==> design.v <==
`timescale 1ns/10ps
module circ(clk, reset, pushin, Xin, Rin, pushout, Yout);
input clk,reset,pushin;
input [23:0] Xin,Rin;
output pushout;
output [23:0] Yout;
reg [23:0] Xl,Rl;
reg V1;
reg [47:0] X2,R2,diff,Diff;
reg V2;
reg V3;
reg [24:0] res;
reg [26:0] rv;
always @(posedge(clk) or posedge(reset)) begin
  if(reset) begin
    V1<=0;
    Xl<=0;
    Rl<=0;
  end else begin
    V1<= pushin;
    Xl<= Xin;
    Rl<= Rin;
  end
end
always @(posedge(clk) or posedge(reset)) begin
  if(reset) begin
    V2 <= 0;
    X2 <= 0;
    R2 <= 0;
  end else begin
    V2 <= V1;
    X2 <= Xl*Xl;
    R2 <= Rl*Rl;
  end
end
always @(posedge(clk) or posedge(reset)) begin
 if(reset) begin
  V3 <= 0;
  Diff <= 0;
 end else begin
  V3 <= V2;
  Diff <= R2-X2;
 end
end
integer ix;
always @(*) begin
 res=0;
 rv=0;
 diff=Diff;
 for(ix=0; ix < 24; ix=ix+1) begin 
   rv = { rv[24:0], diff[47:46] };
   diff={ diff[45:0],2'b0};
   if( { 1'b0,res[23:0],2'b1 } <= rv ) begin
     rv=rv - { 1'b0,res[23:0],2'b1 };
     res = { res[23:0],1'b1 };
   end else res= { res[23:0],1'b0 };
 end
end
assign pushout=V3;
assign Yout = res[23:0];
endmodule
==> run.sh <==
#!/bin/bash
# the make line also repeats each setting of config.mk as NAME=value (left out here)
make -C /OpenROAD-flow-scripts/flow DESIGN_CONFIG=/design/flow/config.mk WORK_HOME=/design/flow/orfs CLKGATE_MAP_FILE= finish
==> config.mk <==
export PLATFORM = sky130hd
export DESIGN_NAME = circ
export DESIGN_NICKNAME = circ
export VERILOG_FILES = /design/flow/design.v
export SDC_FILE = /design/flow/constraint.sdc
export NUM_CORES = 4
export LEC_CHECK = 0
export CAP_MARGIN = 20
export CORE_MARGIN = 2
export CORE_UTILIZATION = 70
export CTS_CLUSTER_DIAMETER = 332
export MAX_ROUTING_LAYER = met4
export SLEW_MARGIN = 20
==> constraint.sdc <==
create_clock -name core_clock -period 47.6 [get_ports {clk}]
set_input_delay 9.5200 -clock core_clock [delete_from_list [all_inputs] [get_ports {clk}]]
set_output_delay 9.5200 -clock core_clock [all_outputs]
set_load 0.01 [all_outputs]
==> flow_summary.yaml, run 1 <==
# yosys + openroad results
yosys:
  ys_cells: 8428
  yosysWarnings: 1
  synthesis.area_mm2: 0.0695
  ys_sh_adder_pct: 41.0
  yosysUniqueCellTypes: 131
  synth-main-ff-cell: "dfrtp_1"
  syn_area_per_cell_um2: 8.25
  top_logic_kind: "adder cells"
  synth-async-reset-ratio_pct: 100
  synth_chip_area_mm2: 0.0695
  synth.area.mux_share_pct: 1.48
  ys_seq_elements: 193
  synth_top_cell_by_count: "inv_1"
  synth-xor-area-share_pct: 5.95
  yosysTopAreaCell: "fa_1"
  netlist_instances: 8428
  edf_count: 0
  compound_area_share_pct: 18.8
  synth_seq_share_pct: 6.95
  synth_top_area_share_pct: 24.3
  topCellsByArea: "fa_1, ha_1, inv_1"
  ys_top_cells_by_count: "inv_1, ha_1, fa_1"
  ys_sh_simple_pct: 16.4
placed_design:
  dpl.hpwl_mm: 229
  numPortBuffers: 75
  gp_congestion: 1.07
grt:
  grt_overflow: 3197
  grt_usage_pct: 91.4
clock_network:
  htreeDepth: 4
  clock-root-buffer: "clkbuf_16"
  cts_inserted_buffers: 17
  cts.sinks: 193
  cts_max_path_buffers: 2
die:
  die_area_mm2: 0.102
  die_width_um: 319
  rows: 115
  core_area_mm2: 0.0984
  pin_count: 76
  initial_core_util_pct: 70.6
  die_h_um: 319
run_status:
  status: "did not finish"
  lastStage: "global routing"
  error: "[ERROR GRT-0116] Global routing finished with congestion. Check the congestion regions in the DRC Viewer."
layer usage:
| metal | GRT overflow | GRT usage [%] |
|---|---|---|
| met5 | - | - |
| met3 | 337 | 79.6 |
| met2 | 1808 | 104 |
| met4 | 729 | 87.6 |
| met1 | 323 | 89.3 |
through the flow:
stage          cell area (um2)  hold WS [ns]  instances  setup TNS [ns]  worst slack [ns]
2_1_floorplan            71900         0.331       8430          -74.09            -17.23
3_3_place_gp             86900         0.344      11500          -44.01            -13.20
3_5_place_dp             86900         0.364      11500          -60.30            -16.17
4_1_cts                  89900         0.372      11700          -52.64            -14.64
repair_timing:
item,CTS
cloned,7
hold buffers,0
resized,265
buffers inserted,166
endpoints found under the setup margin,7
pin swaps,151
==> inputs of run 2 (changes only) <==
Settings changed: ABC_AREA from default to 1, CAP_MARGIN 20 to 15, CELL_PAD_IN_SITES_DETAIL_PLACEMENT from default to 0, CORE_UTILIZATION 70 to 72, CTS_CLUSTER_DIAMETER 332 to 216, GPL_TIMING_DRIVEN from default to 1, MAX_ROUTING_LAYER met4 to default, SETUP_SLACK_MARGIN from default to -2.0, SLEW_MARGIN 20 to 30.
Clock period 47.6 ns to 42.8 ns, I/O delays scaled along.
==> run 2 against run 1 <==
Against the previous run:
- the run again fails in global routing
- synthesized cell count increased by 29%
- die area increased by 4.3%
- synthesized area increased by 7.4%
==> flow_summary.yaml, run 2 <==
# yosys + openroad results
run_status:
  status: "did not finish"
  lastStage: "global routing"
  error: "[ERROR GRT-0116] Global routing finished with congestion. Check the congestion regions in the DRC Viewer."
placed_design:
  placed_cells: 14400
  gp_congestion: 1.14
  placed_area_mm2: 0.0949
  numPortBuffers: 75
  dpl.hpwl_mm: 252
die:
  initial_core_util_pct: 72.3
  core_area_mm2: 0.103
  die_width_um: 326
  die_area_mm2: 0.106
  pin_count: 76
  rows: 118
  die_h_um: 326
yosys:
  ys_sh_simple_pct: 27.4
  syn_area_per_cell_um2: 6.86
  synth_top_cell_by_count: "nand2_1"
  yosysTopAreaCell: "fa_1"
  compound_area_share_pct: 9.71
  topCellsByArea: "fa_1, ha_1, nand2_1"
  ys_sh_adder_pct: 38.2
  synth.area.mux_share_pct: 0.0302
  yosysWarnings: 1
  edf_count: 0
  ys_cells: 10900
  synthesis.area_mm2: 0.0746
  synth_top_area_share_pct: 22.7
  synth_chip_area_mm2: 0.0746
  synth-async-reset-ratio_pct: 100
  top_logic_kind: "adder cells"
  synth_seq_share_pct: 6.47
  ys_top_cells_by_count: "nand2_1, inv_1, ha_1"
  synth-xor-area-share_pct: 4.50
  netlist_instances: 10900
  synth-main-ff-cell: "dfrtp_1"
  yosysUniqueCellTypes: 74
  ys_seq_elements: 193
clock_network:
  cts.sinks: 193
  clock-root-buffer: "clkbuf_16"
  ctsHoldBuffers: 0
  htreeDepth: 4
  cts_inserted_buffers: 17
  cts_max_path_buffers: 2
grt:
  grt_overflow: 4838
  grt_usage_pct: 97.8
[run 2: routing by layer]
metal	GRT overflow	GRT usage [%]
met1	548	93.3
met2	2843	111
met3	389	87.9
met5	35	74.4
met4	1023	101
[run 2: repair_timing]
item | 4_1_cts
pin swaps | 58
gates cloned | 9
hold endpoints to repair | 0
gates resized | 150
endpoints found under the setup margin | 3
setup buffers | 56
[run 2: through the flow]
step | utilization [%] | setup slack (ns)
after detailed placement | 91.9 | -4.35
after global placement | 91.9 | -1.61
after CTS | 93.6 | -3.28
after floorplan | - | -3.36
==> inputs of run 3 (changes only) <==
Settings changed: CAP_MARGIN 15 to 20, CELL_PAD_IN_SITES_DETAIL_PLACEMENT 0 to default, CTS_CLUSTER_DIAMETER 216 to 379, GPL_TIMING_DRIVEN 1 to default, SLEW_MARGIN 30 to 20.
Clock period 42.8 ns to 45.3 ns, I/O delays scaled along.
==> run 3 against run 2 <==
Against the previous run:
- the flow again stops in global routing
- synthesized cell count stayed put
- synthesized area unchanged
- die area unchanged
==> flow_summary.yaml, run 3 <==
# yosys + openroad results
run_status:
  status: "did not finish"
  lastStage: "global routing"
  error: "[ERROR GRT-0116] Global routing finished with congestion. Check the congestion regions in the DRC Viewer."
yosys:
  edf_count: 0
  syn_area_per_cell_um2: 6.86
  ys_top_cells_by_count: "nand2_1, inv_1, ha_1"
  synth_top_area_share_pct: 22.7
  top_logic_kind: "adder cells"
  netlist_instances: 10900
  synth_chip_area_mm2: 0.0746
  synth_seq_share_pct: 6.47
  topCellsByArea: "fa_1, ha_1, nand2_1"
  ys_sh_simple_pct: 27.4
  yosysUniqueCellTypes: 74
  ys_sh_adder_pct: 38.2
  synth-xor-area-share_pct: 4.50
  yosysTopAreaCell: "fa_1"
  synthesis.area_mm2: 0.0746
  ys_seq_elements: 193
  ys_cells: 10900
  synth_top_cell_by_count: "nand2_1"
  synth-main-ff-cell: "dfrtp_1"
  yosysWarnings: 1
  compound_area_share_pct: 9.71
  synth.area.mux_share_pct: 0.0302
  synth-async-reset-ratio_pct: 100
die:
  die_h_um: 326
  die_area_mm2: 0.106
  rows: 118
  initial_core_util_pct: 72.3
  pin_count: 76
  core_area_mm2: 0.103
  die_width_um: 326
clock_network:
  ctsHoldBuffers: 0
  cts_max_path_buffers: 2
  cts.sinks: 193
  cts_inserted_buffers: 17
  clock-root-buffer: "clkbuf_16"
  htreeDepth: 4
grt:
  grt_overflow: 3421
  grt_usage_pct: 93.6
placed_design:
  gp_congestion: 1.12
  placed_cells: 14400
  dpl.hpwl_mm: 245
  numPortBuffers: 75
-- run 3: per-stage QoR --
step | cell area [um2] | setup TNS, ns | worst slack (ns)
after detailed placement | 93200 | -7.17 | -3.97
after floorplan | 75200 | -5.54 | -3.36
after CTS | 95400 | -2.94 | -1.99
after global placement | 93200 | -1.51 | -1.42
-- run 3: timing repair --
item | in CTS
gates resized | 279
buffers inserted | 91
pin swaps | 87
setup endpoints to repair | 3
cloned | 9
-- run 3: metal layers --
metal  track usage, %  GRT overflow
met1             90.4           285
met2              106          2000
met3             84.1           267
met4             95.5           824
met5             69.3            45
==> inputs of run 4 (changes only) <==
Settings changed: ABC_AREA 1 to default, CORE_ASPECT_RATIO from default to 1.39, CORE_UTILIZATION 72 to 54, CTS_CLUSTER_DIAMETER 379 to 197, GPL_ROUTABILITY_DRIVEN from default to 0, GPL_TIMING_DRIVEN from default to 0, MAX_ROUTING_LAYER from default to met4, PLACE_DENSITY_LB_ADDON from default to 0.03, SETUP_SLACK_MARGIN -2.0 to default, SLEW_MARGIN 20 to 30, TNS_END_PERCENT from default to 45.
Clock period 45.3 ns to 80.0 ns, I/O delays scaled along.
==> run 4 against run 3 <==
Against the previous run:
- the layout now fails its checks (negative setup slack)
- synthesized area is 6.9% lower
- die area is 24% higher
- synthesized cell count shrank 23%
==> flow_summary.yaml, run 4 <==
# physical design summary
run_status:
  status: "finished with violations"
  so_faults: "negative setup slack"
yosys:
  compound_area_share_pct: 18.8
  ys_cells: 8428
  yosysUniqueCellTypes: 131
  synth-xor-area-share_pct: 5.95
  edf_count: 0
  synthesis.area_mm2: 0.0695
  ys_sh_adder_pct: 41.0
  yosysWarnings: 1
  synth_seq_share_pct: 6.95
  ys_seq_elements: 193
  top_logic_kind: "adder cells"
  yosysTopAreaCell: "fa_1"
  synth-main-ff-cell: "dfrtp_1"
  ys_top_cells_by_count: "inv_1, ha_1, fa_1"
  synth_chip_area_mm2: 0.0695
  synth.area.mux_share_pct: 1.48
  synth_top_cell_by_count: "inv_1"
  syn_area_per_cell_um2: 8.25
  synth_top_area_share_pct: 24.3
  ys_sh_simple_pct: 16.4
  synth-async-reset-ratio_pct: 100
  netlist_instances: 8428
  topCellsByArea: "fa_1, ha_1, inv_1"
setup_path:
  critPathCapture: "Yout[0]"
  path_depth: 361
  cp_slowest_cell: "or4_4"
  arrival_ns: 65.67
  reg2reg_from: "Rl[3]"
  r2r_slack_ns: 66.82
  worst-path-buf-inv: 71
  cpMostUsedCell: "a21oi_1"
  critPathLaunch: "Diff[44]"
  rr_worst_depth: 54
  max_stage_delay_ns: 0.59
  r2r_end: "R2[47]"
  crit_path_max_fanout: 21
  critPathKind: "reg -> out"
  crit_path_end_kind: "output port"
  path_delay_family: "AND-OR/OR-AND gates"
  required_ns: 64.00
  cp-start-kind: "flop"
clock_network:
  cts.sinks: 193
  clk_latency_ns: 0.54
  clk_pin_slew_worst_paths_ns: 0.09
  htreeDepth: 4
  ctsHoldBuffers: 0
  clock-root-buffer: "clkbuf_16"
  cts_inserted_buffers: 17
  cts_max_path_buffers: 2
  cts_tree: "yes"
timing:
  maxSlewHeadroom_pct: 29.6
  slew_viol_final: 0
  rsz0062_at_grt: "true"
  fin_ws_ns: -1.67
  finalSetupViolCount: 1
  period_needed_ns: 81.67
  fmax_mhz: 12.2
  tns_ns: -1.67
  tightest_slew_ns: 1.06
  hold_viol: 0
  fin_crit_sh_pct: 102
  clock_skew_ns: 0.0184
final_layout:
  fin_util_pct: 60.2
  design_area_mm2: 0.0770
  fill_cells: 11700
  area_growth_pct: 10.8
  nets: 10500
hold_path:
  hold_start: "V1"
  hold_end: "V2"
  holdPathStages: 0
  hold_path.class: "reg -> reg"
detailed_routing:
  wl_met1_mm: 86.6
  routed_wl_mm: 244
  wl_met3_mm: 14.9
  dr.pass1.iters: 10
  via_per_inst: 6.07
  drc: 0
  first_iter_violations: 4222
  dr_total_vias: 62600
  ant_nets: 0
  top_layer: "met4"
  met2_length_mm: 119
  wl_per_cell_um: 23.7
grt:
  grt_start_max_net_pins: 79
  grt_usage_pct: 38.5
  antenna_found_initial: 6
  grt_overflow: 0
  grt_pass1_wl_mm: 373
  first_global_vias: 64300
job:
  cap_violations: 0
  openroad.warnings: 269
die:
  die_area_mm2: 0.132
  die_h_um: 427
  die_width_um: 308
  rows: 155
  core_area_mm2: 0.128
  initial_core_util_pct: 54.3
  pin_count: 76
placed_design:
  dpl.hpwl_mm: 191
  numPortBuffers: 75
  placed_area_mm2: 0.0726
==> run 4: cell type report <==
class                           instances  area [um2]  area share, %
Timing Repair Buffer                  225        2120           2.76
Multi-Input combinational cell       6519       60100           78.0
Inverter                             1432        5430           7.05
Antenna cell                            5        12.5         0.0162
Clock inverter                         14         123          0.159
Tap cell                             1648        2060           2.68
Sequential cell                       193        4830           6.28
Buffer                                253        1940           2.52
Clock buffer                           18         429          0.557
==> run 4: what timing repair did <==
item / CTS / global route
pin swaps: 80 / 19
cloned: 12 / 0
resized: 591 / 35
endpoints found under the setup margin: 8 / 3
buffers inserted: 124 / 5
==> run 4: routing by layer <==
| metal | track usage, % | vias to the layer above |
|---|---|---|
| met1 | 40.2 | 30500 |
| met2 | 65.1 | 2517 |
| met3 | 6.09 | 1087 |
| li1 | - | 28500 |
| met4 | 29.7 | 0 |
| met5 | - | - |
==> run 4: per-stage QoR <==
step / hold WS [ns] / instances / setup WS [ns]
after floorplan: 0.331 / 8430 / 0.0590
after global placement: 0.343 / 10200 / -29.85
after detailed placement: 0.337 / 10200 / -25.61
after CTS: 0.361 / 10300 / 0.00304
after global routing: 0.369 / 10300 / -5.36
final: 0.348 / 10300 / -1.67
==> inputs of run 5 (changes only) <==
Settings changed: CAP_MARGIN 20 to 40, CELL_PAD_IN_SITES_DETAIL_PLACEMENT from default to 1, CORE_ASPECT_RATIO 1.39 to default, CORE_MARGIN 2 to 4, CORE_UTILIZATION 54 to 63, CTS_CLUSTER_DIAMETER 197 to default, GPL_ROUTABILITY_DRIVEN 0 to 1, PLACE_DENSITY_LB_ADDON 0.03 to 0.04, SETUP_SLACK_MARGIN from default to 3.37, SLEW_MARGIN 30 to 5, TNS_END_PERCENT 45 to 55.
Clock period 80.0 ns to 110.0 ns, I/O delays scaled along.
==> run 5 against run 4 <==
Against the previous run:
- the flow now stops in global routing
- die area shrank 12%
- synthesized cell count is the same
- synthesized area is the same
==> flow_summary.yaml, run 5 <==
# yosys + openroad results
yosys:
  synth_top_area_share_pct: 24.3
  top_logic_kind: "adder cells"
  ys_cells: 8428
  edf_count: 0
  synthesis.area_mm2: 0.0695
  ys_top_cells_by_count: "inv_1, ha_1, fa_1"
  yosysTopAreaCell: "fa_1"
  synth-xor-area-share_pct: 5.95
  compound_area_share_pct: 18.8
  synth_seq_share_pct: 6.95
  synth.area.mux_share_pct: 1.48
  synth_chip_area_mm2: 0.0695
  ys_sh_simple_pct: 16.4
  ys_sh_adder_pct: 41.0
  netlist_instances: 8428
  ys_seq_elements: 193
  syn_area_per_cell_um2: 8.25
  synth_top_cell_by_count: "inv_1"
  synth-async-reset-ratio_pct: 100
  yosysWarnings: 1
  topCellsByArea: "fa_1, ha_1, inv_1"
  synth-main-ff-cell: "dfrtp_1"
  yosysUniqueCellTypes: 131
clock_network:
  cts_inserted_buffers: 17
  cts.sinks: 193
  clock-root-buffer: "clkbuf_16"
  cts_max_path_buffers: 2
  ctsHoldBuffers: 0
  htreeDepth: 4
die:
  pin_count: 76
  die_h_um: 340
  core_area_mm2: 0.109
  rows: 121
  die_width_um: 340
  die_area_mm2: 0.116
  initial_core_util_pct: 63.7
placed_design:
  dpl.hpwl_mm: 242
  numPortBuffers: 75
  dp_slack_ns: -3.83
  gp_congestion: 0.988
run_status:
  status: "did not finish"
  lastStage: "global routing"
  error: "[ERROR GRT-0116] Global routing finished with congestion. Check the congestion regions in the DRC Viewer."
grt:
  grt_overflow: 242
  grt_usage_pct: 80.8
[run 5: metal layers]
metal | overflow | GRT usage (%)
met5 | - | -
met4 | 109 | 81.0
met3 | 2 | 65.1
met2 | 125 | 95.2
met1 | 6 | 78.6
[run 5: repair_timing]
action                     in CTS
resized                       110
cloned                          0
buffers inserted                5
pin swaps                       3
setup endpoints to repair       4
[run 5: per-stage QoR]
step	TNS (ns)	util (%)	area, um2	instances
after floorplan	0	-	69500	8430
after global placement	-52.47	66.1	72100	9981
after detailed placement	-5.19	66.6	72700	10000
after CTS	0	67.5	73600	10000
==> inputs of run 6 (changes only) <==
Settings changed: ABC_AREA from default to 1, CAP_MARGIN 40 to 20, CELL_PAD_IN_SITES_DETAIL_PLACEMENT 1 to 0, CORE_MARGIN 4 to 2, CORE_UTILIZATION 63 to 72, CTS_CLUSTER_DIAMETER from default to 216, GPL_ROUTABILITY_DRIVEN 1 to default, GPL_TIMING_DRIVEN 0 to 1, MAX_ROUTING_LAYER met4 to default, PLACE_DENSITY from default to 0.66, PLACE_DENSITY_LB_ADDON 0.04 to default, SETUP_SLACK_MARGIN 3.37 to -2.0, SLEW_MARGIN 5 to 30, TNS_END_PERCENT 55 to default.
Clock period 110.0 ns to 45.5 ns, I/O delays scaled along.
==> run 6 against run 5 <==
Against the previous run:
- the flow again stops in global routing
- die area down 8.2%
- synthesized cell count rose by 29%
- synthesized area up 7.4%
==> flow_summary.yaml, run 6 <==
# yosys + openroad results
yosys:
  topCellsByArea: "fa_1, ha_1, nand2_1"
  synthesis.area_mm2: 0.0746
  synth-main-ff-cell: "dfrtp_1"
  synth_chip_area_mm2: 0.0746
  ys_cells: 10900
  ys_seq_elements: 193
  ys_top_cells_by_count: "nand2_1, inv_1, ha_1"
  edf_count: 0
  ys_sh_adder_pct: 38.2
  synth-xor-area-share_pct: 4.50
  syn_area_per_cell_um2: 6.86
  yosysTopAreaCell: "fa_1"
  synth_seq_share_pct: 6.47
  synth-async-reset-ratio_pct: 100
  top_logic_kind: "adder cells"
  ys_sh_simple_pct: 27.4
  synth.area.mux_share_pct: 0.0302
  netlist_instances: 10900
  synth_top_area_share_pct: 22.7
  compound_area_share_pct: 9.71
  yosysWarnings: 1
  yosysUniqueCellTypes: 74
  synth_top_cell_by_count: "nand2_1"
placed_design:
  dpl.hpwl_mm: 243
  numPortBuffers: 75
  placed_area_mm2: 0.0926
  dp_slack_ns: -2.77
  gp_congestion: 1.14
die:
  rows: 118
  die_width_um: 326
  die_h_um: 326
  die_area_mm2: 0.106
  initial_core_util_pct: 72.3
  core_area_mm2: 0.103
  pin_count: 76
grt:
  grt_usage_pct: 86.8
  grt_overflow: 1156
clock_network:
  ctsHoldBuffers: 0
  htreeDepth: 4
  cts_max_path_buffers: 2
  cts.sinks: 193
  clock-root-buffer: "clkbuf_16"
  cts_inserted_buffers: 17
run_status:
  status: "did not finish"
  lastStage: "global routing"
  error: "[ERROR GRT-0116] Global routing finished with congestion. Check the congestion regions in the DRC Viewer."
==> run 6: metal layers <==
layer,track usage [%],GRT overflow
met5,60.3,7
met4,83.8,324
met3,77.6,116
met2,98.4,570
met1,86.4,139
==> run 6: what timing repair did <==
item | in CTS
gates resized | 138
cloned | 8
endpoints found under the setup margin | 2
buffers inserted | 28
pin swaps | 41
==> run 6: metrics by stage <==
step                      TNS [ns]  instances
after floorplan              -5.49      10900
after global placement      -0.602      14300
after detailed placement     -4.22      14300
after CTS                    -2.64      14400
==> inputs of run 7 (changes only) <==
Settings changed: ABC_AREA 1 to default, CELL_PAD_IN_SITES_DETAIL_PLACEMENT 0 to default, CORE_UTILIZATION 72 to 60, CTS_CLUSTER_DIAMETER 216 to default, GPL_TIMING_DRIVEN 1 to default, PLACE_DENSITY 0.66 to default, SETUP_SLACK_MARGIN -2.0 to default, SLEW_MARGIN 30 to 20.
Clock period 45.5 ns to 53.8 ns, I/O delays scaled along.
==> run 7 against run 6 <==
Against the previous run:
- now fails the layout checks on negative setup slack
- synthesized cell count fell by 23%
- synthesized area fell by 6.9%
- die area rose by 12%
==> flow_summary.yaml, run 7 <==
# physical design summary
setup_path:
  crit_path_end_kind: "output port"
  r2r_slack_ns: 40.14
  rr_worst_depth: 53
  critPathCapture: "Yout[0]"
  worst-path-buf-inv: 48
  cp-start-kind: "flop"
  cpMostUsedCell: "a21oi_2"
  reg2reg_from: "Rl[3]"
  arrival_ns: 53.27
  max_stage_delay_ns: 0.60
  critPathLaunch: "Diff[44]"
  cp_slowest_cell: "or4_4"
  r2r_end: "R2[47]"
  path_delay_family: "AND-OR/OR-AND gates"
  path_depth: 350
  critPathKind: "reg -> out"
  crit_path_max_fanout: 11
  required_ns: 43.04
yosys:
  synth_top_area_share_pct: 24.3
  yosysWarnings: 1
  ys_seq_elements: 193
  yosysTopAreaCell: "fa_1"
  syn_area_per_cell_um2: 8.25
  synth-main-ff-cell: "dfrtp_1"
  synth_seq_share_pct: 6.95
  edf_count: 0
  synth-xor-area-share_pct: 5.95
  yosysUniqueCellTypes: 131
  synthesis.area_mm2: 0.0695
  synth-async-reset-ratio_pct: 100
  ys_sh_simple_pct: 16.4
  ys_top_cells_by_count: "inv_1, ha_1, fa_1"
  synth.area.mux_share_pct: 1.48
  compound_area_share_pct: 18.8
  ys_cells: 8428
  ys_sh_adder_pct: 41.0
  synth_chip_area_mm2: 0.0695
  netlist_instances: 8428
  synth_top_cell_by_count: "inv_1"
  topCellsByArea: "fa_1, ha_1, inv_1"
  top_logic_kind: "adder cells"
hold_path:
  holdPathStages: 0
  hold_start: "V1"
  hold_path.class: "reg -> reg"
  hold_end: "V2"
clock_network:
  cts_tree: "yes"
  cts.sinks: 193
  clock-root-buffer: "clkbuf_16"
  cts_max_path_buffers: 2
  ctsHoldBuffers: 0
  clk_pin_slew_worst_paths_ns: 0.09
  cts_inserted_buffers: 17
  htreeDepth: 4
  clk_latency_ns: 0.58
detailed_routing:
  via_per_inst: 6.26
  wl_per_cell_um: 24.1
  drc: 0
  dr.pass1.iters: 10
  first_iter_violations: 8253
  dr_total_vias: 74700
  ant_nets: 0
  routed_wl_mm: 288
timing:
  finalSetupViolCount: 5
  hold_viol: 0
  fin_crit_sh_pct: 119
  slew_viol_final: 0
  rsz0062_at_grt: "true"
  period_needed_ns: 64.03
  clock_skew_ns: 0.0438
  maxSlewHeadroom_pct: 15.0
  tightest_slew_ns: 1.27
  fin_ws_ns: -10.23
  fmax_mhz: 15.6
job:
  openroad.warnings: 273
  cap_violations: 0
final_layout:
  area_growth_pct: 30.7
  fill_cells: 7368
  nets: 12200
  design_area_mm2: 0.0909
grt:
  antenna_found_initial: 20
  grtUsageMet3_pct: 14.4
  first_global_vias: 77800
  met1_usage_pct: 56.3
  grt_start_max_net_pins: 92
  top_usage_layer: "met2"
  use_met2_pct: 74.7
  grt_pass1_wl_mm: 435
  grt_usage_pct: 47.8
  grt_overflow: 0
die:
  die_h_um: 344
  core_area_mm2: 0.115
  die_area_mm2: 0.119
  die_width_um: 344
  rows: 124
  initial_core_util_pct: 60.6
  pin_count: 76
run_status:
  status: "finished with violations"
  so_faults: "negative setup slack"
placed_design:
  gp_congestion: 1.04
  placed_area_mm2: 0.0875
  numPortBuffers: 75
  dpl.hpwl_mm: 216
run 7: what timing repair did:
| action | CTS | global route |
|---|---|---|
| resized | 160 | 210 |
| buffers inserted | 93 | 65 |
| gates cloned | 7 | 4 |
| hold endpoints to repair | 0 | 0 |
| pin swaps | 77 | 171 |
| endpoints found under the setup margin | 5 | 6 |
run 7: area by class of cell:
class                           count  area (um2)  share of cell area [%]
Inverter                         1432        5450                    6.00
Clock buffer                       19         453                   0.499
Sequential cell                   193        4830                    5.32
Clock inverter                     12         140                   0.154
Multi-Input combinational cell   6519       60700                    66.9
Tap cell                         1512        1890                    2.08
Timing Repair inverter              1        6.26                 0.00689
Timing Repair Buffer             2242       17300                    19.0
Antenna cell                       16        40.0                  0.0441
run 7: stage by stage:
stage | util, % | TNS (ns) | instances | setup slack [ns] | hold WS, ns
CTS | 78.0 | -23.35 | 11900 | -9.22 | 0.355
floorplan | - | -40.40 | 8430 | -12.27 | 0.331
global route | 79.2 | -42.54 | 11900 | -13.37 | 0.364
finish | 79.2 | -27.87 | 11900 | -10.23 | 0.355
global placement | 76.3 | -22.44 | 11700 | -9.02 | 0.344
detailed placement | 76.3 | -30.39 | 11700 | -10.83 | 0.342
run 7: metal layers:
layer / part of all wire, % / routed length [um]
met2: 44 / 126000
met4: 9.0 / 25900
met1: 36 / 105000
met3: 11 / 31600
met5: 0.044 / 128
==> inputs of run 8 (changes only) <==
Settings changed: ABC_AREA from default to 1, CAP_MARGIN 20 to 0, CELL_PAD_IN_SITES_DETAIL_PLACEMENT from default to 0, CORE_MARGIN 2 to 10, CORE_UTILIZATION 60 to 58, CTS_CLUSTER_DIAMETER from default to 331, CTS_CLUSTER_SIZE from default to 98, GPL_TIMING_DRIVEN from default to 0, SETUP_SLACK_MARGIN from default to 5.0, SLEW_MARGIN 20 to 10.
Clock period 53.8 ns to 44.8 ns, I/O delays scaled along.
==> run 8 against run 7 <==
Against the previous run:
- design area rose by 0.42%
- utilization decreased by 7.8 points
- critical path type unchanged
- synthesized area increased by 7.4%
- setup slack improved by 5.7 ns
- critical endpoint unchanged
- sequential share of layout area about the same
- clock skew shrank 0.020 ns
- global-route usage fell by 11 points
- count of clock-buffer cells in the layout decreased by 2
- final cell count rose by 11%
- the layout still fails its checks (negative setup slack)
==> flow_summary.yaml, run 8 <==
# physical design summary
setup_path:
  critPathKind: "reg -> out"
  required_ns: 35.84
  r2r_end: "X2[46]"
  arrival_ns: 40.40
  max_stage_delay_ns: 0.44
  path_depth: 304
  r2r_slack_ns: 34.08
  reg2reg_from: "Xl[9]"
  cpMostUsedCell: "nand2_1"
  critPathCapture: "Yout[0]"
  worst-path-buf-inv: 74
  crit_path_end_kind: "output port"
  rr_worst_depth: 50
  cp-start-kind: "flop"
  path_delay_family: "simple AND/OR/NAND/NOR gates"
  crit_path_max_fanout: 12
  critPathLaunch: "Diff[44]"
  cp_slowest_cell: "dfrtp_2"
yosys:
  syn_area_per_cell_um2: 6.86
  synth_seq_share_pct: 6.47
  topCellsByArea: "fa_1, ha_1, nand2_1"
  ys_sh_adder_pct: 38.2
  compound_area_share_pct: 9.71
  synthesis.area_mm2: 0.0746
  synth_top_area_share_pct: 22.7
  yosysUniqueCellTypes: 74
  synth-async-reset-ratio_pct: 100
  yosysWarnings: 1
  synth-main-ff-cell: "dfrtp_1"
  ys_cells: 10900
  top_logic_kind: "adder cells"
  synth_top_cell_by_count: "nand2_1"
  synth-xor-area-share_pct: 4.50
  ys_seq_elements: 193
  netlist_instances: 10900
  synth.area.mux_share_pct: 0.0302
  yosysTopAreaCell: "fa_1"
  synth_chip_area_mm2: 0.0746
  ys_top_cells_by_count: "nand2_1, inv_1, ha_1"
  edf_count: 0
  ys_sh_simple_pct: 27.4
grt:
  grt_pass1_wl_mm: 417
  grt_usage_pct: 37.1
  grt_overflow: 0
  grt_start_max_net_pins: 111
  first_global_vias: 75600
  antenna_found_initial: 14
clock_network:
  ctsHoldBuffers: 0
  clock-root-buffer: "clkbuf_16"
  cts.sinks: 193
  clk_pin_slew_worst_paths_ns: 0.09
  cts_tree: "yes"
  clk_latency_ns: 0.55
  cts_inserted_buffers: 17
  cts_max_path_buffers: 2
  htreeDepth: 4
timing:
  fin_hold_ws_ns: 0.360
  hold_viol: 0
  clock_skew_ns: 0.0242
  tightest_slew_ns: 0.993
  fin_crit_sh_pct: 110
  fin_ws_ns: -4.56
  rsz0062_at_grt: "true"
  finalSetupViolCount: 3
  maxSlewHeadroom_pct: 33.8
  period_needed_ns: 49.36
  slew_viol_final: 0
  fmax_mhz: 20.3
detailed_routing:
  dr.pass1.iters: 6
  routed_wl_mm: 274
  via_per_inst: 5.71
  ant_nets: 0
  wl_per_cell_um: 20.6
  first_iter_violations: 7371
  dr_total_vias: 76000
  drc: 0
final_layout:
  regArea_mm2: 0.00483
  fill_cells: 10400
  nets: 13500
  area_growth_pct: 22.3
  combGateArea_mm2: 0.0657
  design_area_mm2: 0.0912
  final_cells: 13300
placed_design:
  dp_slack_ns: -16.01
  placed_cells: 12600
  gp_congestion: 1.00
  numPortBuffers: 75
  placed_area_mm2: 0.0803
  dpl.hpwl_mm: 209
hold_path:
  hold_path.class: "reg -> reg"
  holdPathStages: 0
  hold_start: "V1"
  hold_end: "V2"
run_status:
  so_faults: "negative setup slack"
  status: "finished with violations"
job:
  cap_violations: 0
  openroad.warnings: 276
die:
  die_width_um: 379
  die_h_um: 379
  core_area_mm2: 0.128
  initial_core_util_pct: 58.4
  die_area_mm2: 0.143
  rows: 131
  pin_count: 76
## run 8: final cells by class
class                           instances  share of cell area (%)
Multi-Input combinational cell       8086                    72.0
Inverter                             2413                    10.2
Timing Repair Buffer                  733                    7.34
Sequential cell                       193                    5.30
Tap cell                             1662                    2.28
Buffer                                188                    2.14
Clock buffer                           17                   0.466
Clock inverter                         15                   0.241
Timing Repair inverter                  6                  0.0713
Antenna cell                            4                  0.0110
## run 8: per-stage QoR
step,TNS (ns),util (%)
4_1_cts,-4.77,69.9
3_5_place_dp,-70.48,62.9
5_1_grt,-14.55,71.5
2_1_floorplan,-1.71,-
6_report,-8.88,71.5
3_3_place_gp,-78.63,62.8
## run 8: metal layers
metal	up-vias	part of all wire (%)	track usage, %	wire length [um]
met5	-	0.024	0	67
met3	1185	8.3	5.32	22800
met4	10	8.0	24.1	21900
li1	35100	-	-	-
met2	3826	46	61.7	126000
met1	35900	38	44.9	103000
## run 8: timing repair
item | 4_1_cts | 5_1_grt
resized | 807 | 248
pin swaps | 393 | 244
endpoints found under the setup margin | 10 | 7
cloned | 45 | 0
setup buffers | 488 | 128
==> inputs of run 9 (changes only) <==
Settings changed: ABC_AREA 1 to default, CAP_MARGIN 0 to 20, CELL_PAD_IN_SITES_DETAIL_PLACEMENT 0 to default, CORE_MARGIN 10 to 2, CORE_UTILIZATION 58 to 65, CTS_CLUSTER_DIAMETER 331 to default, CTS_CLUSTER_SIZE 98 to 38, GPL_TIMING_DRIVEN 0 to default, SETUP_SLACK_MARGIN 5.0 to default, SLEW_MARGIN 10 to 20.
Clock period 44.8 ns to 63.6 ns, I/O delays scaled along.
==> run 9 against run 8 <==
Against the previous run:
- the run now fails in global routing
- synthesized cell count decreased by 23%
- die area decreased by 24%
- synthesized area decreased by 6.9%
==> flow_summary.yaml, run 9 <==
# yosys + openroad results
grt:
  grt_usage_pct: 74.2
  grt_overflow: 316
yosys:
  synth-main-ff-cell: "dfrtp_1"
  synth_top_area_share_pct: 24.3
  synthesis.area_mm2: 0.0695
  ys_sh_adder_pct: 41.0
  yosysTopAreaCell: "fa_1"
  netlist_instances: 8428
  synth_chip_area_mm2: 0.0695
  ys_cells: 8428
  ys_top_cells_by_count: "inv_1, ha_1, fa_1"
  synth-xor-area-share_pct: 5.95
  ys_seq_elements: 193
  ys_sh_simple_pct: 16.4
  topCellsByArea: "fa_1, ha_1, inv_1"
  synth-async-reset-ratio_pct: 100
  top_logic_kind: "adder cells"
  synth.area.mux_share_pct: 1.48
  yosysUniqueCellTypes: 131
  synth_top_cell_by_count: "inv_1"
  synth_seq_share_pct: 6.95
  compound_area_share_pct: 18.8
  syn_area_per_cell_um2: 8.25
  yosysWarnings: 1
  edf_count: 0
clock_network:
  clock-root-buffer: "clkbuf_16"
  cts_max_path_buffers: 2
  cts.sinks: 193
  cts_inserted_buffers: 17
  htreeDepth: 4
  ctsHoldBuffers: 0
placed_design:
  numPortBuffers: 75
  placed_cells: 11300
  gp_congestion: 1.07
  dpl.hpwl_mm: 217
die:
  initial_core_util_pct: 65.7
  die_area_mm2: 0.110
  die_h_um: 331
  core_area_mm2: 0.106
  die_width_um: 331
  rows: 119
  pin_count: 76
run_status:
  lastStage: "global routing"
  status: "did not finish"
  error: "[ERROR GRT-0232] Routing congestion too high. Check the congestion heatmap in the GUI."
## run 9: timing repair
action,in CTS
setup buffers,63
setup endpoints to repair,2
gates resized,138
pin swaps,105
cloned,6
## run 9: routing by layer
layer,GRT overflow,GRT usage (%)
met3,28,59.2
met2,147,89.3
met5,1,42.8
met4,98,61.3
met1,42,78.9
## run 9: per-stage QoR
stage / TNS, ns / instance area [um2] / worst slack (ns)
after floorplan: -7.17 / 71900 / -4.43
after global placement: -0.802 / 85100 / -0.802
after detailed placement: -3.54 / 85100 / -2.88
after CTS: -1.96 / 86900 / -1.96
==> inputs of run 10 (changes only) <==
Settings changed: ABC_AREA from default to 1, CAP_MARGIN 20 to 0, CORE_UTILIZATION 65 to 70, CTS_CLUSTER_DIAMETER from default to 332, CTS_CLUSTER_SIZE 38 to default, MAX_ROUTING_LAYER from default to met4.
Clock period 63.6 ns to 45.2 ns, I/O delays scaled along.
==> run 10 against run 9 <==
Against the previous run:
- the flow again stops in global routing
- synthesized area is 7.4% higher
- die area is 0.31% lower
- synthesized cell count is 29% higher
==> flow_summary.yaml, run 10 <==
# yosys + openroad results
run_status:
  status: "did not finish"
  lastStage: "global routing"
  error: "[ERROR GRT-0232] Routing congestion too high. Check the congestion heatmap in the GUI."
yosys:
  compound_area_share_pct: 9.71
  synth_top_cell_by_count: "nand2_1"
  synth_seq_share_pct: 6.47
  synth_chip_area_mm2: 0.0746
  yosysUniqueCellTypes: 74
  ys_cells: 10900
  synth_top_area_share_pct: 22.7
  syn_area_per_cell_um2: 6.86
  ys_sh_adder_pct: 38.2
  synth-async-reset-ratio_pct: 100
  yosysTopAreaCell: "fa_1"
  yosysWarnings: 1
  edf_count: 0
  synth.area.mux_share_pct: 0.0302
  netlist_instances: 10900
  synth-xor-area-share_pct: 4.50
  synth-main-ff-cell: "dfrtp_1"
  ys_sh_simple_pct: 27.4
  top_logic_kind: "adder cells"
  synthesis.area_mm2: 0.0746
  ys_seq_elements: 193
  ys_top_cells_by_count: "nand2_1, inv_1, ha_1"
  topCellsByArea: "fa_1, ha_1, nand2_1"
clock_network:
  cts_max_path_buffers: 2
  cts.sinks: 193
  clock-root-buffer: "clkbuf_16"
  ctsHoldBuffers: 0
  cts_inserted_buffers: 17
  htreeDepth: 4
die:
  core_area_mm2: 0.106
  die_area_mm2: 0.109
  die_h_um: 330
  rows: 119
  pin_count: 76
  initial_core_util_pct: 70.7
  die_width_um: 330
grt:
  grt_usage_pct: 73.9
  grt_overflow: 137
placed_design:
  dpl.hpwl_mm: 237
  gp_congestion: 1.18
  placed_area_mm2: 0.0934
  numPortBuffers: 75
==> run 10: metal layers <==
metal  GRT overflow  GRT usage [%]
met5              -              -
met4             68           69.5
met3              0           54.1
met2             67           91.5
met1              2           73.6
==> run 10: stage by stage <==
step,setup slack [ns],cells
after floorplan,-1.35,10900
after global placement,0.179,14200
after detailed placement,-1.97,14200
after CTS,-0.281,14300
==> run 10: repair_timing <==
action,4_1_cts
setup endpoints to repair,2
resized,183
pin swaps,57
buffers inserted,33
gates cloned,4
==> inputs of run 11 (changes only) <==
Settings changed: ABC_AREA 1 to default, CAP_MARGIN 0 to 20, CORE_UTILIZATION 70 to 58, CTS_CLUSTER_DIAMETER 332 to default, MAX_ROUTING_LAYER met4 to default.
Clock period 45.2 ns to 61.9 ns, I/O delays scaled along.
==> run 11 against run 10 <==
Against the previous run:
- now fails the layout checks on negative setup slack
- die area increased by 12%
- synthesized area shrank 6.9%
- synthesized cell count down 23%
==> flow_summary.yaml, run 11 <==
# physical design summary
run_status:
  status: "finished with violations"
  so_faults: "negative setup slack"
final_layout:
  fill_cells: 8537
  nets: 12200
  fin_util_pct: 76.0
  design_area_mm2: 0.0907
  area_growth_pct: 30.4
yosys:
  yosysUniqueCellTypes: 131
  netlist_instances: 8428
  ys_top_cells_by_count: "inv_1, ha_1, fa_1"
  synthesis.area_mm2: 0.0695
  synth_seq_share_pct: 6.95
  synth_top_cell_by_count: "inv_1"
  ys_cells: 8428
  synth.area.mux_share_pct: 1.48
  compound_area_share_pct: 18.8
  synth-main-ff-cell: "dfrtp_1"
  ys_seq_elements: 193
  synth-xor-area-share_pct: 5.95
  ys_sh_simple_pct: 16.4
  yosysTopAreaCell: "fa_1"
  top_logic_kind: "adder cells"
  synth_top_area_share_pct: 24.3
  topCellsByArea: "fa_1, ha_1, inv_1"
  syn_area_per_cell_um2: 8.25
  synth-async-reset-ratio_pct: 100
  yosysWarnings: 1
  edf_count: 0
  synth_chip_area_mm2: 0.0695
  ys_sh_adder_pct: 41.0
setup_path:
  cpMostUsedCell: "buf_4"
  critPathCapture: "Yout[0]"
  cp_slowest_cell: "or4_4"
  crit_path_end_kind: "output port"
  required_ns: 49.52
  critPathKind: "reg -> out"
  r2r_slack_ns: 49.03
  max_stage_delay_ns: 0.61
  path_depth: 322
  cp-start-kind: "flop"
  arrival_ns: 53.71
  path_delay_family: "simple AND/OR/NAND/NOR gates"
  r2r_end: "R2[47]"
  reg2reg_from: "Rl[2]"
  critPathLaunch: "Diff[44]"
  crit_path_max_fanout: 17
  worst-path-buf-inv: 92
  rr_worst_depth: 53
job:
  cap_violations: 0
  openroad.warnings: 276
hold_path:
  hold_start: "V2"
  holdPathStages: 0
  hold_end: "V3"
  hold_path.class: "reg -> reg"
timing:
  tightest_slew_ns: 1.18
  rsz0062_at_grt: "true"
  clock_skew_ns: 0.0297
  tns_ns: -6.17
  maxSlewHeadroom_pct: 21.3
  fmax_mhz: 15.1
  slew_viol_final: 0
  hold_viol: 0
  fin_ws_ns: -4.19
  finalSetupViolCount: 2
  period_needed_ns: 66.09
  fin_crit_sh_pct: 107
detailed_routing:
  dr.pass1.iters: 6
  drc: 0
  dr_total_vias: 69900
  ant_nets: 0
  first_iter_violations: 5687
  routed_wl_mm: 254
  wl_per_cell_um: 21.1
  via_per_inst: 5.82
die:
  die_width_um: 350
  die_area_mm2: 0.123
  die_h_um: 350
  pin_count: 76
  initial_core_util_pct: 58.2
  core_area_mm2: 0.119
  rows: 127
grt:
  antenna_found_initial: 8
  grt_overflow: 0
  grt_usage_pct: 41.0
  grt_start_max_net_pins: 123
  grt_pass1_wl_mm: 393
  first_global_vias: 72900
clock_network:
  htreeDepth: 4
  cts_tree: "yes"
  cts_inserted_buffers: 17
  ctsHoldBuffers: 0
  clk_pin_slew_worst_paths_ns: 0.08
  clk_latency_ns: 0.55
  cts_max_path_buffers: 2
  cts.sinks: 193
  clock-root-buffer: "clkbuf_16"
placed_design:
  dpl.hpwl_mm: 204
  numPortBuffers: 75
  gp_congestion: 1.04
  placed_area_mm2: 0.0874
==> run 11: area by class of cell <==
class,count,area (um2),share of cell area (%)
Timing Repair inverter,2,16.3,0.0179
Antenna cell,2,5.00,0.00552
Multi-Input combinational cell,6521,60600,66.8
Sequential cell,193,4830,5.33
Inverter,1432,5450,6.01
Clock inverter,13,150,0.166
Timing Repair Buffer,2227,17200,18.9
Tap cell,1612,2020,2.22
Clock buffer,19,443,0.489
==> run 11: metrics by stage <==
stage,worst slack [ns],hold WS [ns],instances
final,-4.19,0.376,12000
after global routing,-6.69,0.383,12000
after CTS,-3.02,0.382,12000
after detailed placement,-4.30,0.355,11800
after global placement,-2.47,0.344,11800
after floorplan,-5.79,0.331,8430
==> run 11: timing repair <==
item	in CTS	in global routing
pin swaps	131	140
buffers inserted	135	36
hold endpoints to repair	0	0
setup endpoints to repair	3	4
resized	164	147
cloned	6	2
==> run 11: metal layers <==
layer	track usage (%)	share of wire, %
met2	68.0	46
met5	0	0.018
met3	6.58	7.8
met1	52.1	40
met4	19.8	5.3
==> inputs of run 12 (changes only) <==
Settings changed: CORE_UTILIZATION 58 to 72, CTS_CLUSTER_SIZE from default to 36, PLACE_DENSITY from default to 0.66.
Clock period 61.9 ns to 65.1 ns, I/O delays scaled along.
==> run 12 against run 11 <==
Against the previous run:
- the layout still fails its checks (negative setup slack)
- synthesized area unchanged
- count of clock-buffer cells in the layout unchanged
- final cell count down 12%
- critical endpoint unchanged
- largest cell class unchanged
==> flow_summary.yaml, run 12 <==
# physical design summary
yosys:
  edf_count: 0
  ys_seq_elements: 193
  yosysUniqueCellTypes: 131
  yosysTopAreaCell: "fa_1"
  topCellsByArea: "fa_1, ha_1, inv_1"
  synth_top_cell_by_count: "inv_1"
  syn_area_per_cell_um2: 8.25
  synth_seq_share_pct: 6.95
  synth_chip_area_mm2: 0.0695
  ys_sh_simple_pct: 16.4
  synthesis.area_mm2: 0.0695
  synth-main-ff-cell: "dfrtp_1"
  synth-xor-area-share_pct: 5.95
  ys_cells: 8428
  top_logic_kind: "adder cells"
  compound_area_share_pct: 18.8
  ys_top_cells_by_count: "inv_1, ha_1, fa_1"
  synth.area.mux_share_pct: 1.48
  synth_top_area_share_pct: 24.3
  ys_sh_adder_pct: 41.0
  yosysWarnings: 1
  netlist_instances: 8428
  synth-async-reset-ratio_pct: 100
final_layout:
  design_area_mm2: 0.0825
  nets: 11200
  area_growth_pct: 18.7
hold_path:
  holdPathStages: 0
  hold_start: "V2"
  hold_path.class: "reg -> reg"
  hold_end: "V3"
setup_path:
  worst-path-buf-inv: 40
  r2r_end: "R2[47]"
  r2r_slack_ns: 51.11
  arrival_ns: 54.44
  path_depth: 344
  cp-start-kind: "flop"
  max_stage_delay_ns: 0.62
  rr_worst_depth: 52
  crit_path_max_fanout: 16
  critPathLaunch: "Diff[44]"
  cpMostUsedCell: "o21ai_1"
  required_ns: 52.08
  cp_slowest_cell: "or4_4"
  path_delay_family: "simple AND/OR/NAND/NOR gates"
  crit_path_end_kind: "output port"
  critPathKind: "reg -> out"
  reg2reg_from: "Rl[0]"
  critPathCapture: "Yout[0]"
job:
  cap_violations: 0
  openroad.warnings: 278
timing:
  tightest_slew_ns: 1.26
  fmax_mhz: 14.8
  tns_ns: -2.55
  rsz0062_at_grt: "true"
  period_needed_ns: 67.46
  slew_viol_final: 0
  hold_viol: 0
  maxSlewHeadroom_pct: 15.4
  fin_crit_sh_pct: 104
  clock_skew_ns: 0.0369
  finalSetupViolCount: 2
  fin_ws_ns: -2.36
  fin_hold_ws_ns: 0.371
grt:
  antenna_found_initial: 12
  grt_usage_pct: 52.2
  first_global_vias: 74300
  grt_pass1_wl_mm: 401
  grt_start_max_net_pins: 124
  grt_overflow: 0
clock_network:
  cts_tree: "yes"
  cts_max_path_buffers: 2
  cts.sinks: 193
  clk_latency_ns: 0.55
  cts_inserted_buffers: 17
  ctsHoldBuffers: 0
  clk_pin_slew_worst_paths_ns: 0.08
  htreeDepth: 4
  clock-root-buffer: "clkbuf_16"
die:
  rows: 113
  die_width_um: 315
  pin_count: 76
  die_h_um: 315
  core_area_mm2: 0.0953
  die_area_mm2: 0.0990
  initial_core_util_pct: 72.9
run_status:
  so_faults: "negative setup slack"
  status: "finished with violations"
detailed_routing:
  dr_total_vias: 71400
  routed_wl_mm: 265
  first_iter_violations: 8937
  via_per_inst: 6.71
  dr.pass1.iters: 9
  wl_per_cell_um: 24.9
  ant_nets: 0
  drc: 0
placed_design:
  placed_area_mm2: 0.0788
  gp_congestion: 1.11
  dp_slack_ns: -1.77
  dpl.hpwl_mm: 192
  numPortBuffers: 75
[run 12: metal layers]
metal | track usage, % | vias up | part of all wire [%]
li1 | - | 29900 | -
met1 | 60.0 | 33500 | 34
met2 | 80.2 | 5789 | 43
met3 | 16.2 | 2164 | 13
met4 | 43.1 | 10 | 10
met5 | 0 | - | 0.025
[run 12: final cells by class]
type,instances,area [um2]
multi-input combinational,6520,60600
clock buffer,19,453
inverter,1432,5450
antenna,6,15.0
tap,1265,1580
sequential,193,4830
timing repair buffer,1188,9340
fill,5049,12800
clock inverter,13,189
[run 12: what timing repair did]
action | 4_1_cts | 5_1_grt
buffers inserted | 158 | 51
resized | 170 | 148
pin swaps | 146 | 153
cloned | 5 | 1
setup endpoints to repair | 2 | 3
[run 12: metrics by stage]
step           instances  util, %
2_1_floorplan       8430        -
3_3_place_gp       10400     82.7
3_5_place_dp       10400     82.7
4_1_cts            10600     85.4
5_1_grt            10600     86.6
6_report           10600     86.6
==> inputs of run 13 (changes only) <==
Settings changed: CELL_PAD_IN_SITES_DETAIL_PLACEMENT from default to 2, CELL_PAD_IN_SITES_GLOBAL_PLACEMENT from default to 0, CORE_UTILIZATION 72 to 62, CTS_CLUSTER_SIZE 36 to default, HOLD_SLACK_MARGIN from default to 0.29, MIN_ROUTING_LAYER from default to met2, PLACE_DENSITY 0.66 to default, PLACE_DENSITY_LB_ADDON from default to 0.05, SETUP_SLACK_MARGIN from default to 3.17, SLEW_MARGIN 20 to 10, TNS_END_PERCENT from default to 70.
Clock period 65.1 ns to 46.3 ns, I/O delays scaled along.
==> run 13 against run 12 <==
Against the previous run:
- the run now fails in detailed placement
- synthesized area unchanged
- die area up 16%
- synthesized cell count did not move
==> flow_summary.yaml, run 13 <==
# yosys + openroad results
die:
  rows: 122
  die_area_mm2: 0.115
  core_area_mm2: 0.111
  die_h_um: 339
  pin_count: 76
  initial_core_util_pct: 62.6
  die_width_um: 339
yosys:
  yosysUniqueCellTypes: 131
  edf_count: 0
  netlist_instances: 8428
  synth-async-reset-ratio_pct: 100
  synth.area.mux_share_pct: 1.48
  top_logic_kind: "adder cells"
  synth_chip_area_mm2: 0.0695
  synth_seq_share_pct: 6.95
  topCellsByArea: "fa_1, ha_1, inv_1"
  synthesis.area_mm2: 0.0695
  ys_top_cells_by_count: "inv_1, ha_1, fa_1"
  compound_area_share_pct: 18.8
  yosysTopAreaCell: "fa_1"
  ys_sh_simple_pct: 16.4
  synth_top_cell_by_count: "inv_1"
  synth-xor-area-share_pct: 5.95
  ys_seq_elements: 193
  yosysWarnings: 1
  ys_cells: 8428
  ys_sh_adder_pct: 41.0
  synth_top_area_share_pct: 24.3
  syn_area_per_cell_um2: 8.25
  synth-main-ff-cell: "dfrtp_1"
run_status:
  error: "[ERROR DPL-0033] detailed placement checks failed during check placement."
  lastStage: "detailed placement"
  status: "did not finish"
placed_design:
  numPortBuffers: 75
  gp_congestion: 1.18
run 13: through the flow:
stage	hold slack (ns)	setup WS, ns	std cells	area [um2]
after global placement	0.344	-14.64	11700	87500
after floorplan	0.331	-18.27	8430	71900
==> inputs of run 14 (changes only) <==
Settings changed: CAP_MARGIN 20 to 40, CELL_PAD_IN_SITES_GLOBAL_PLACEMENT 0 to 1, CORE_ASPECT_RATIO from default to 1.52, CORE_UTILIZATION 62 to 63, GPL_ROUTABILITY_DRIVEN from default to 1, GPL_TIMING_DRIVEN from default to 1, HOLD_SLACK_MARGIN 0.29 to default, MAX_ROUTING_LAYER from default to met4, MIN_ROUTING_LAYER met2 to default, PLACE_DENSITY_LB_ADDON 0.05 to 0.19, SETUP_SLACK_MARGIN 3.17 to 5.0, SLEW_MARGIN 10 to 5, TNS_END_PERCENT 70 to 35.
Clock period 46.3 ns to 110.0 ns, I/O delays scaled along.
==> run 14 against run 13 <==
Against the previous run:
- the run again fails in detailed placement
- synthesized cell count stayed put
- die area is 1.5% lower
- synthesized area stayed put
==> flow_summary.yaml, run 14 <==
# yosys + openroad results
yosys:
  ys_top_cells_by_count: "inv_1, ha_1, fa_1"
  yosysTopAreaCell: "fa_1"
  topCellsByArea: "fa_1, ha_1, inv_1"
  top_logic_kind: "adder cells"
  edf_count: 0
  ys_sh_simple_pct: 16.4
  synth.area.mux_share_pct: 1.48
  synth_top_cell_by_count: "inv_1"
  yosysUniqueCellTypes: 131
  ys_sh_adder_pct: 41.0
  netlist_instances: 8428
  synth-main-ff-cell: "dfrtp_1"
  synth_top_area_share_pct: 24.3
  ys_seq_elements: 193
  ys_cells: 8428
  synth-async-reset-ratio_pct: 100
  synth_seq_share_pct: 6.95
  synth-xor-area-share_pct: 5.95
  synth_chip_area_mm2: 0.0695
  compound_area_share_pct: 18.8
  syn_area_per_cell_um2: 8.25
  yosysWarnings: 1
  synthesis.area_mm2: 0.0695
run_status:
  error: "[ERROR DPL-0033] detailed placement checks failed during check placement."
  status: "did not finish"
  lastStage: "detailed placement"
die:
  initial_core_util_pct: 63.3
  die_h_um: 414
  core_area_mm2: 0.110
  die_width_um: 273
  die_area_mm2: 0.113
  rows: 150
  pin_count: 76
placed_design:
  gp_congestion: 1.07
  numPortBuffers: 75
[run 14: per-stage QoR]
step / setup WS, ns / cell area [um2]
after floorplan: 18.73 / 69500
after global placement: 12.76 / 71700
==> inputs of run 15 (changes only) <==
Settings changed: ABC_AREA from default to 1, CAP_MARGIN 40 to 0, CELL_PAD_IN_SITES_DETAIL_PLACEMENT 2 to 0, CELL_PAD_IN_SITES_GLOBAL_PLACEMENT 1 to default, CORE_ASPECT_RATIO 1.52 to default, CORE_UTILIZATION 63 to 72, CTS_CLUSTER_DIAMETER from default to 234, CTS_CLUSTER_SIZE from default to 43, GPL_ROUTABILITY_DRIVEN 1 to default, MAX_ROUTING_LAYER met4 to default, PLACE_DENSITY from default to 0.65, PLACE_DENSITY_LB_ADDON 0.19 to default, SETUP_SLACK_MARGIN 5.0 to -2.0, SLEW_MARGIN 5 to 10, TNS_END_PERCENT 35 to default.
Clock period 110.0 ns to 48.7 ns, I/O delays scaled along.
==> run 15 against run 14 <==
Against the previous run:
- the layout now fails its checks (negative setup slack)
- die area decreased by 6.0%
- synthesized cell count increased by 29%
- synthesized area increased by 7.4%
==> flow_summary.yaml, run 15 <==
# physical design summary
run_status:
  status: "finished with violations"
  so_faults: "negative setup slack"
yosys:
  synth-xor-area-share_pct: 4.50
  synth_top_cell_by_count: "nand2_1"
  ys_cells: 10900
  edf_count: 0
  top_logic_kind: "adder cells"
  yosysUniqueCellTypes: 74
  synth-main-ff-cell: "dfrtp_1"
  synth.area.mux_share_pct: 0.0302
  ys_sh_simple_pct: 27.4
  ys_seq_elements: 193
  synth_chip_area_mm2: 0.0746
  ys_sh_adder_pct: 38.2
  netlist_instances: 10900
  synthesis.area_mm2: 0.0746
  compound_area_share_pct: 9.71
  synth_seq_share_pct: 6.47
  ys_top_cells_by_count: "nand2_1, inv_1, ha_1"
  yosysTopAreaCell: "fa_1"
  yosysWarnings: 1
  topCellsByArea: "fa_1, ha_1, nand2_1"
  synth-async-reset-ratio_pct: 100
  synth_top_area_share_pct: 22.7
  syn_area_per_cell_um2: 6.86
setup_path:
  critPathKind: "reg -> out"
  reg2reg_from: "Xl[9]"
  cpMostUsedCell: "nand2_1"
  arrival_ns: 40.52
  r2r_slack_ns: 38.88
  cp-start-kind: "flop"
  path_delay_family: "simple AND/OR/NAND/NOR gates"
  cp_slowest_cell: "dfrtp_2"
  crit_path_end_kind: "output port"
  rr_worst_depth: 52
  critPathLaunch: "Diff[46]"
  required_ns: 38.96
  path_depth: 286
  critPathCapture: "Yout[0]"
  crit_path_max_fanout: 27
  max_stage_delay_ns: 0.45
  worst-path-buf-inv: 51
  r2r_end: "X2[46]"
grt:
  first_global_vias: 75000
  grt_pass1_wl_mm: 384
  antenna_found_initial: 9
  grt_start_max_net_pins: 115
  grt_usage_pct: 45.3
  grt_overflow: 0
timing:
  fin_ws_ns: -1.56
  period_needed_ns: 50.26
  finalSetupViolCount: 2
  fin_hold_ws_ns: 0.366
  hold_viol: 0
  clock_skew_ns: 0.0209
  tightest_slew_ns: 1.09
  fin_crit_sh_pct: 103
  rsz0062_at_grt: "true"
  maxSlewHeadroom_pct: 25.2
  fmax_mhz: 19.9
  slew_viol_final: 0
placed_design:
  placed_area_mm2: 0.0791
  gp_congestion: 1.17
  dpl.hpwl_mm: 194
  dp_slack_ns: -2.08
  numPortBuffers: 75
final_layout:
  fin_util_pct: 79.0
  regArea_mm2: 0.00483
  combGateArea_mm2: 0.0609
  area_growth_pct: 9.20
  nets: 13100
  design_area_mm2: 0.0815
  fill_cells: 7699
job:
  openroad.warnings: 274
  cap_violations: 0
die:
  die_width_um: 326
  rows: 118
  core_area_mm2: 0.103
  initial_core_util_pct: 72.3
  die_h_um: 326
  die_area_mm2: 0.106
  pin_count: 76
detailed_routing:
  via_per_inst: 5.97
  ant_nets: 0
  drc: 0
  first_iter_violations: 8885
  dr.pass1.iters: 12
  wl_per_cell_um: 19.5
  dr_total_vias: 75600
  routed_wl_mm: 246
hold_path:
  holdPathStages: 0
  hold_end: "V2"
  hold_start: "V1"
  hold_path.class: "reg -> reg"
clock_network:
  clk_latency_ns: 0.53
  cts.sinks: 193
  htreeDepth: 4
  cts_inserted_buffers: 17
  cts_max_path_buffers: 2
  ctsHoldBuffers: 0
  clk_pin_slew_worst_paths_ns: 0.10
  cts_tree: "yes"
  clock-root-buffer: "clkbuf_16"
==> run 15: area by class of cell <==
cell class,count,area share (%)
Multi-Input combinational cell,8100,74.7
Inverter,2413,11.2
Sequential cell,193,5.93
Timing Repair Buffer,536,5.30
Tap cell,1380,2.12
Clock buffer,18,0.527
Clock inverter,14,0.235
Antenna cell,4,0.0123
==> run 15: per-stage QoR <==
stage                     instances  setup TNS, ns
after global placement        12600         -0.582
after CTS                     12600          -2.90
after detailed placement      12600          -3.14
final                         12700          -1.97
after floorplan               10900          -2.62
after global routing          12700          -6.53
==> run 15: metal layers <==
| layer | global-route usage [%] | part of all wire [%] | vias up |
|---|---|---|---|
| met4 | 30.2 | 8.3 | 8 |
| li1 | - | - | 34300 |
| met3 | 9.29 | 11 | 1450 |
| met2 | 73.4 | 45 | 4752 |
| met5 | 0 | 0.023 | - |
| met1 | 54.6 | 36 | 35100 |
==> run 15: what timing repair did <==
action	CTS	global route
gates cloned	3	13
pin swaps	3	48
resized	38	295
setup buffers	3	56
setup endpoints to repair	1	3
==> inputs of run 16 (changes only) <==
Settings changed: ABC_AREA 1 to default, CAP_MARGIN 0 to 40, CELL_PAD_IN_SITES_DETAIL_PLACEMENT 0 to 1, CELL_PAD_IN_SITES_GLOBAL_PLACEMENT from default to 1, CORE_ASPECT_RATIO from default to 1.52, CORE_MARGIN 2 to 8, CORE_UTILIZATION 72 to 63, CTS_CLUSTER_DIAMETER 234 to default, CTS_CLUSTER_SIZE 43 to default, GPL_ROUTABILITY_DRIVEN from default to 1, MAX_ROUTING_LAYER from default to met4, PLACE_DENSITY 0.65 to default, PLACE_DENSITY_LB_ADDON from default to 0.19, SETUP_SLACK_MARGIN -2.0 to 3.37, SLEW_MARGIN 10 to 5, TNS_END_PERCENT from default to 25.
Clock period 48.7 ns to 110.0 ns, I/O delays scaled along.
==> run 16 against run 15 <==
Against the previous run:
- the run now fails in global routing
- synthesized area down 6.9%
- synthesized cell count down 23%
- die area increased by 14%
==> flow_summary.yaml, run 16 <==
# yosys + openroad results
die:
  initial_core_util_pct: 63.3
  die_h_um: 426
  pin_count: 76
  core_area_mm2: 0.110
  rows: 150
  die_width_um: 285
  die_area_mm2: 0.121
yosys:
  synth_chip_area_mm2: 0.0695
  synth_top_area_share_pct: 24.3
  synth_seq_share_pct: 6.95
  synthesis.area_mm2: 0.0695
  ys_cells: 8428
  ys_top_cells_by_count: "inv_1, ha_1, fa_1"
  netlist_instances: 8428
  ys_sh_adder_pct: 41.0
  compound_area_share_pct: 18.8
  topCellsByArea: "fa_1, ha_1, inv_1"
  synth.area.mux_share_pct: 1.48
  yosysTopAreaCell: "fa_1"
  top_logic_kind: "adder cells"
  yosysWarnings: 1
  ys_seq_elements: 193
  synth-main-ff-cell: "dfrtp_1"
  ys_sh_simple_pct: 16.4
  syn_area_per_cell_um2: 8.25
  synth-async-reset-ratio_pct: 100
  synth_top_cell_by_count: "inv_1"
  synth-xor-area-share_pct: 5.95
  edf_count: 0
  yosysUniqueCellTypes: 131
grt:
  grt_usage_pct: 89.3
  grt_overflow: 2133
placed_design:
  dpl.hpwl_mm: 263
  placed_area_mm2: 0.0719
  gp_congestion: 1.04
  numPortBuffers: 75
clock_network:
  cts.sinks: 193
  cts_inserted_buffers: 17
  clock-root-buffer: "clkbuf_16"
  ctsHoldBuffers: 0
  cts_max_path_buffers: 2
  htreeDepth: 4
run_status:
  error: "[ERROR GRT-0116] Global routing finished with congestion. Check the congestion regions in the DRC Viewer."
  status: "did not finish"
  lastStage: "global routing"
run 16: metal layers:
layer / GRT overflow / track usage, %
met4: 582 / 93.0
met5: - / -
met2: 1238 / 100
met3: 153 / 78.8
met1: 160 / 85.3
run 16: timing repair:
item,4_1_cts
setup endpoints to repair,1
pin swaps,0
buffers inserted,0
resized,11
run 16: through the flow:
stage / hold WS (ns) / std cells / worst slack, ns / utilization [%]
CTS: 0.412 / 9804 / 3.51 / 66.0
detailed placement: 0.376 / 9772 / 6.61 / 65.5
global placement: 0.336 / 9757 / 12.08 / 65.3
floorplan: 0.331 / 8430 / 18.73 / -
